==> job 4686 <==
==> flow/design.v (excerpt) <==
module PE (
    input              clk,
    input              CIM_en,
    input              STDW,  
    input              STDR,  
    input        [5:0] STD_A,  
    input        [3:0] weight_in,  
    input      [255:0] act_in,  
    output reg   [3:0] weight_out,  
    output reg  [13:0] PSUM  
);
==> flow/config.mk <==
export PLATFORM = sky130hd
export DESIGN_NAME = PE
export DESIGN_NICKNAME = PE
export VERILOG_FILES = /design/flow/design.v
export SDC_FILE = /design/flow/constraint.sdc
export NUM_CORES = 4
export LEC_CHECK = 0
export CAP_MARGIN = 20
export CORE_MARGIN = 2
export CORE_UTILIZATION = 72
export MAX_ROUTING_LAYER = met4
export PLACE_DENSITY = 0.65
export SLEW_MARGIN = 20
==> flow/constraint.sdc <==
create_clock -name core_clock -period 13.8 [get_ports {clk}]
set_input_delay 2.7600 -clock core_clock [delete_from_list [all_inputs] [get_ports {clk}]]
set_output_delay 2.7600 -clock core_clock [all_outputs]
set_load 0.01 [all_outputs]
run.sh (not shown) runs the stock make flow with config.mk's settings and CLKGATE_MAP_FILE=.
==> job 8117 (differences from job 4686) <==
- CORE_ASPECT_RATIO: unset -> 0.92
- CTS_CLUSTER_DIAMETER: unset -> 88
- CTS_CLUSTER_SIZE: unset -> 50
- GPL_ROUTABILITY_DRIVEN: unset -> 0
- PLACE_DENSITY: 0.65 -> unset
- PLACE_DENSITY_LB_ADDON: unset -> 0.06
- SETUP_SLACK_MARGIN: unset -> 1.3
==> flow/constraint.sdc (replaced) <==
create_clock -name core_clock -period 9.6 [get_ports {clk}]
set_input_delay 1.9200 -clock core_clock [delete_from_list [all_inputs] [get_ports {clk}]]
set_output_delay 1.9200 -clock core_clock [all_outputs]
set_load 0.01 [all_outputs]
==> notes <==
Of job 4686 and job 8117, job 8117 has the higher wire length (gap about 4.3%, measured against job 8117).
Against job 4686, the critical path depth of job 8117 is lower by 2.
In job 8117 the setup slack is lower than in job 4686, by 2.5 ns.
Job 8117 finished but failed the layout checks on negative setup slack. Job 4686 completed, yet does not pass: negative setup slack.
Sequential cell count is the same in job 4686 and job 8117.
Global-route usage: job 4686 is lower than job 8117 (1.3 points).
In job 4686 the hold slack is higher than in job 8117, by 1.1 ns.
==> figures <==
                                                                           job 8117                    job 4686
Status                                                   complete, but fails checks  complete, but fails checks
Layout check failures                                          negative setup slack        negative setup slack
Delay of the slowest critical-path stage                                    0.66 ns                     0.56 ns
Met1 layer usage reported by global route                                     0.569                       0.551
Met2 wire len                                                               67.4 mm                     66.9 mm
M3 GR Usage                                                                   0.106                      0.0848
Clock network contribution to total cell area                                0.0156                      0.0181
Number of antenna diodes                                                         22                          16
Core region area                                                          65300 um2                   64700 um2
Post-CTS Setup Bufs                                                               7                           4
Total number of warnings across the stage logs                                   35                          36
Number of rows in the core area                                                  90                          93
Inst Count DP                                                                  5987                        5691
GR Util met2                                                                  0.703                       0.714
Hold path cells                                                                   1                           2

* * *

==> build 13 <==
==> flow/design.v <==
module PE (
    input              clk,
    input              CIM_en,
    input              STDW,  
    input              STDR,  
    input        [5:0] STD_A,  
    input        [3:0] weight_in,  
    input      [255:0] act_in,  
    output reg   [3:0] weight_out,  
    output reg  [13:0] PSUM  
);
reg  [255:0] weight;  
integer i;
always @(posedge clk) begin
    for (i = 0; i < 64; i = i+1) begin
        if (STDW && STD_A == i) begin  
            weight[4*i+3 -: 4] <= weight_in;
        end
    end
end
always@(*) begin
    weight_out = 4'b0;
    PSUM = 14'b0;
    if (STDW) begin  
    end
    else if (STDR) begin  
        weight_out = weight[4*STD_A+3 -: 4];
    end
    else begin  
        if (CIM_en) begin
            for (i = 0; i < 64; i = i+1) begin
                PSUM = PSUM + weight[4*i+3 -: 4] * act_in[4*i+3 -: 4];  
            end
        end
    end
end
endmodule
==> flow/run.sh <==
#!/bin/bash
# the make line also repeats each setting of config.mk as NAME=value (left out here)
make -C /OpenROAD-flow-scripts/flow DESIGN_CONFIG=/design/flow/config.mk WORK_HOME=/design/flow/orfs CLKGATE_MAP_FILE= finish
==> flow/config.mk <==
export PLATFORM = sky130hd
export DESIGN_NAME = PE
export DESIGN_NICKNAME = PE
export VERILOG_FILES = /design/flow/design.v
export SDC_FILE = /design/flow/constraint.sdc
export NUM_CORES = 4
export LEC_CHECK = 0
export CAP_MARGIN = 20
export CELL_PAD_IN_SITES_GLOBAL_PLACEMENT = 0
export CORE_ASPECT_RATIO = 0.64
export CORE_MARGIN = 2
export CORE_UTILIZATION = 72
export GPL_ROUTABILITY_DRIVEN = 1
export MAX_ROUTING_LAYER = met4
export PLACE_DENSITY = 0.64
export SLEW_MARGIN = 20
export TNS_END_PERCENT = 40
==> flow/constraint.sdc <==
create_clock -name core_clock -period 12.8 [get_ports {clk}]
set_input_delay 2.5600 -clock core_clock [delete_from_list [all_inputs] [get_ports {clk}]]
set_output_delay 2.5600 -clock core_clock [all_outputs]
set_load 0.01 [all_outputs]
==> build 40: changes against build 13 <==
==> flow/config.mk (replaced) <==
export PLATFORM = sky130hd
export DESIGN_NAME = PE
export DESIGN_NICKNAME = PE
export VERILOG_FILES = /design/flow/design.v
export SDC_FILE = /design/flow/constraint.sdc
export NUM_CORES = 4
export LEC_CHECK = 0
export CAP_MARGIN = 20
export CORE_MARGIN = 2
export CORE_UTILIZATION = 67
export SLEW_MARGIN = 20
==> flow/constraint.sdc (replaced) <==
create_clock -name core_clock -period 18.6 [get_ports {clk}]
set_input_delay 3.7200 -clock core_clock [delete_from_list [all_inputs] [get_ports {clk}]]
set_output_delay 3.7200 -clock core_clock [all_outputs]
set_load 0.01 [all_outputs]
==> comparison <==
- Build 13 finished but fails on negative setup slack. Build 40 completed with no timing, DRC or antenna violations.
- Between build 40 and build 13, the lower sequential share of layout area is in build 13 (gap 0.50 points).
- Between build 13 and build 40, the lower critical path depth is in build 40 (gap 2).
- Wire length: build 40 is lower than build 13 (about 6.4%).
- Between build 40 and build 13, the lower first-iteration DRC count is in build 40 (gap about 33%, measured against build 13).
- Flip-flop count is the same in build 13 and build 40.
- Of build 40 and build 13, build 40 has the higher hold slack (gap 1700 ps).
==> figures <==
| item | build 13 | build 40 |
|---|---|---|
| Status | failed layout checks | finished clean |
| Violated checks | negative setup slack | - |
| Global-route wire length before repair | 214 mm | 205 mm |
| CP max stage delay | 570 ps | 680 ps |
| Clock input transition at the sequential cells of the worst setup and hold paths | 60 ps | 70 ps |
| DP Wirelength | 118 mm | 113 mm |
| Well Taps | 885 | 940 |
| Final-layout clock-cell area share | 1.87% | 1.98% |
| Rows | 75 | 97 |
| Unrepaired setup endpoints after global routing | true | false |
| DP Worst Slack | -2220 ps | 869 ps |
| Met3 Use GR | 17.0% | 6.43% |
| Levels on crit path | 32 | 30 |
| Post-CTS setup repair buffer count | 4 | 0 |
| Total of plain and repair buffers excluding clock buffers | 512 | 294 |
| Worst-case headroom to the max-slew limit | 25.6% | 21.7% |
| Number of antenna violations at the first check in global routing | 16 | 8 |
